==> ember: inputs <==
// apollo_top
module apollo_top(
	input clk,
   input rst_n,
	input rs232_rx,	 
	output rs232_tx,	 
	input[7:0] in_ad_data,
	output out_ad_clk,
	output Sftclk,
	output Lchclk,
	output SDout,
	output test1,
	output test2
    );
==> flow/config.mk <==
export PLATFORM = sky130hd
export DESIGN_NAME = apollo_top
export DESIGN_NICKNAME = apollo_top
export VERILOG_FILES = /design/flow/design.v
export SDC_FILE = /design/flow/constraint.sdc
export NUM_CORES = 4
export LEC_CHECK = 0
export CAP_MARGIN = 10
export CELL_PAD_IN_SITES_GLOBAL_PLACEMENT = 3
export CORE_ASPECT_RATIO = 0.78
export CORE_MARGIN = 2
export CORE_UTILIZATION = 57
export GPL_TIMING_DRIVEN = 1
export MAX_ROUTING_LAYER = met4
export MIN_ROUTING_LAYER = met2
export PLACE_DENSITY_LB_ADDON = 0.12
export SETUP_SLACK_MARGIN = -0.13
export SLEW_MARGIN = 40
==> flow/constraint.sdc <==
create_clock -name core_clock -period 20.0 [get_ports {clk}]
set_input_delay 4.0000 -clock core_clock [delete_from_list [all_inputs] [get_ports {clk}]]
set_output_delay 4.0000 -clock core_clock [all_outputs]
set_load 0.01 [all_outputs]
run.sh (not shown) runs the stock make flow with config.mk's settings and CLKGATE_MAP_FILE=.
==> quartz (differences from ember) <==
CAP_MARGIN = 20   (was 10)
CELL_PAD_IN_SITES_GLOBAL_PLACEMENT = default   (was 3)
CORE_ASPECT_RATIO = default   (was 0.78)
CORE_UTILIZATION = 40   (was 57)
GPL_TIMING_DRIVEN = default   (was 1)
MAX_ROUTING_LAYER = default   (was met4)
MIN_ROUTING_LAYER = default   (was met2)
PLACE_DENSITY = 0.6   (was default)
PLACE_DENSITY_LB_ADDON = default   (was 0.12)
SETUP_SLACK_MARGIN = default   (was -0.13)
SLEW_MARGIN = 20   (was 40)
==> flow/constraint.sdc (replaced) <==
create_clock -name core_clock -period 7.88 [get_ports {clk}]
set_input_delay 1.5760 -clock core_clock [delete_from_list [all_inputs] [get_ports {clk}]]
set_output_delay 1.5760 -clock core_clock [all_outputs]
set_load 0.01 [all_outputs]
==> violet (differences from ember) <==
CAP_MARGIN = 20   (was 10)
CELL_PAD_IN_SITES_GLOBAL_PLACEMENT = default   (was 3)
CORE_ASPECT_RATIO = default   (was 0.78)
CORE_UTILIZATION = 72   (was 57)
CTS_CLUSTER_SIZE = 47   (was default)
GPL_TIMING_DRIVEN = default   (was 1)
MAX_ROUTING_LAYER = default   (was met4)
MIN_ROUTING_LAYER = default   (was met2)
PLACE_DENSITY_LB_ADDON = 0.0   (was 0.12)
SETUP_SLACK_MARGIN = 1.29   (was -0.13)
SLEW_MARGIN = 20   (was 40)
==> flow/constraint.sdc (replaced) <==
create_clock -name core_clock -period 4.38 [get_ports {clk}]
set_input_delay 0.8760 -clock core_clock [delete_from_list [all_inputs] [get_ports {clk}]]
set_output_delay 0.8760 -clock core_clock [all_outputs]
set_load 0.01 [all_outputs]
==> summary of the runs <==
- violet completed without violations. ember aborted during global placement without I/O (3_1_place_gp_skip_io) on FLW-0024. quartz produced a clean layout.
- In synthesized cell count, quartz and ember do not differ.
- In violet the total power is higher than in quartz, by about 80%.
- Against violet, the clock-buffer cell count of quartz is higher by 17.
- First-iteration DRC count: quartz is lower than violet (about 22%).
- Against quartz, the worst hold slack of violet is lower by 0.087 ns.
- In area after synthesis, quartz and ember do not differ.
==> figures <==
item                                                                          quartz                      violet                                                ember
Clock slew at reported path FFs                                              0.06 ns                     0.06 ns                                                    -
Result of the run                                            complete, no violations     complete, no violations                            aborted with a tool error
Last stage reached                                                                 -                           -  global placement without I/O (3_1_place_gp_skip_io)
Met2 layer usage reported by global route                                     20.61%                      38.31%                                                    -
Sequential Power                                                             7090 µW                   12,800 µW                                                    -
GR met3 Demand/Resource                                                       2.721%                      3.808%                                                    -
Slowest-stage cell, CP                                      sky130_fd_sc_hd__dfstp_2      sky130_fd_sc_hd__or4_4                                                    -
Count of instances resized after the clock tree is built                           0                          24                                                    -
Num ports                                                                         18                          18                                                    -
Core utilization before placement                                             40.27%                      72.40%                                               57.49%
Final setup violation count                                                        0                           0                                                    -
Post-route worst setup slack                                                3.446 ns                    1.181 ns                                                    -
Clock Tree Root                                           sky130_fd_sc_hd__clkbuf_16  sky130_fd_sc_hd__clkbuf_16                                                    -
Number of routed nets with antenna violations                                      0                           0                                                    -

========
==> inputs of harbor <==
Starting RTL as in the previous note.
Settings: LEC_CHECK=0, ABC_AREA=1, CAP_MARGIN=5, CELL_PAD_IN_SITES_DETAIL_PLACEMENT=0, CELL_PAD_IN_SITES_GLOBAL_PLACEMENT=0, CORE_ASPECT_RATIO=1.55, CORE_MARGIN=2, CORE_UTILIZATION=72, CTS_CLUSTER_DIAMETER=42, CTS_CLUSTER_SIZE=15, GPL_ROUTABILITY_DRIVEN=1, MAX_ROUTING_LAYER=met4, PLACE_DENSITY_LB_ADDON=0.28, SETUP_SLACK_MARGIN=-0.11, SLEW_MARGIN=30; clock period 2.45 ns.
==> inputs of raven, as changes to harbor <==
Settings changed: CAP_MARGIN 5 to 20, CORE_UTILIZATION 72 to 71, CTS_CLUSTER_DIAMETER 42 to 360, PLACE_DENSITY_LB_ADDON 0.28 to 0.18, SETUP_SLACK_MARGIN -0.11 to default, SLEW_MARGIN 30 to 40.
==> flow/constraint.sdc (replaced) <==
create_clock -name core_clock -period 2.81 [get_ports {clk}]
set_input_delay 0.5620 -clock core_clock [delete_from_list [all_inputs] [get_ports {clk}]]
set_output_delay 0.5620 -clock core_clock [all_outputs]
set_load 0.01 [all_outputs]
==> inputs of juniper, as changes to harbor <==
Settings changed: ABC_AREA 1 to default, CAP_MARGIN 5 to 20, CELL_PAD_IN_SITES_DETAIL_PLACEMENT 0 to default, CELL_PAD_IN_SITES_GLOBAL_PLACEMENT 0 to default, CORE_ASPECT_RATIO 1.55 to default, CORE_UTILIZATION 72 to 65, CTS_CLUSTER_DIAMETER 42 to default, CTS_CLUSTER_SIZE 15 to default, GPL_ROUTABILITY_DRIVEN 1 to default, MAX_ROUTING_LAYER met4 to default, PLACE_DENSITY_LB_ADDON 0.28 to default, SETUP_SLACK_MARGIN -0.11 to 3.87, SLEW_MARGIN 30 to 20.
==> flow/constraint.sdc (replaced) <==
create_clock -name core_clock -period 14.1 [get_ports {clk}]
set_input_delay 2.8200 -clock core_clock [delete_from_list [all_inputs] [get_ports {clk}]]
set_output_delay 2.8200 -clock core_clock [all_outputs]
set_load 0.01 [all_outputs]
==> results <==
| item | harbor | raven | juniper |
|---|---|---|---|
| Run status | complete, but fails checks | complete, no violations | complete, no violations |
| Layout check failures | negative setup slack | - | - |
| Filler cells | 5032 | 5716 | 5973 |
| Unrepaired setup endpoints after global routing | yes | - | no |
| Final-layout non-clock buffer area share | 2.55% | 1.89% | 0.785% |
| Top cell type by instance count after synthesis | sky130_fd_sc_hd__nand2_1 | sky130_fd_sc_hd__nand2_1 | sky130_fd_sc_hd__dfrtp_1 |
| Core footprint | 79900 um^2 | 81200 um^2 | 86900 um^2 |
| Final setup slack of the worst path | -0.308 ns | 0.0361 ns | 8.43 ns |
| Number of signal-net inverters in the final layout | 507 | 507 | 104 |
| Total met3 wirelength after detailed routing | 4300 um | 3840 um | 3170 um |
| Combinational Gates | 4680 | 4680 | 2755 |
| Launching instance or port of the critical path | controller.level_r[6] | controller.level_r[5] | controller.level_r[5] |
| Number of global-route vias before repair | 44653 | 43225 | 32120 |
| Final #Nets | 6955 | 6879 | 4542 |
Power is estimated from default activity; no workload was simulated.
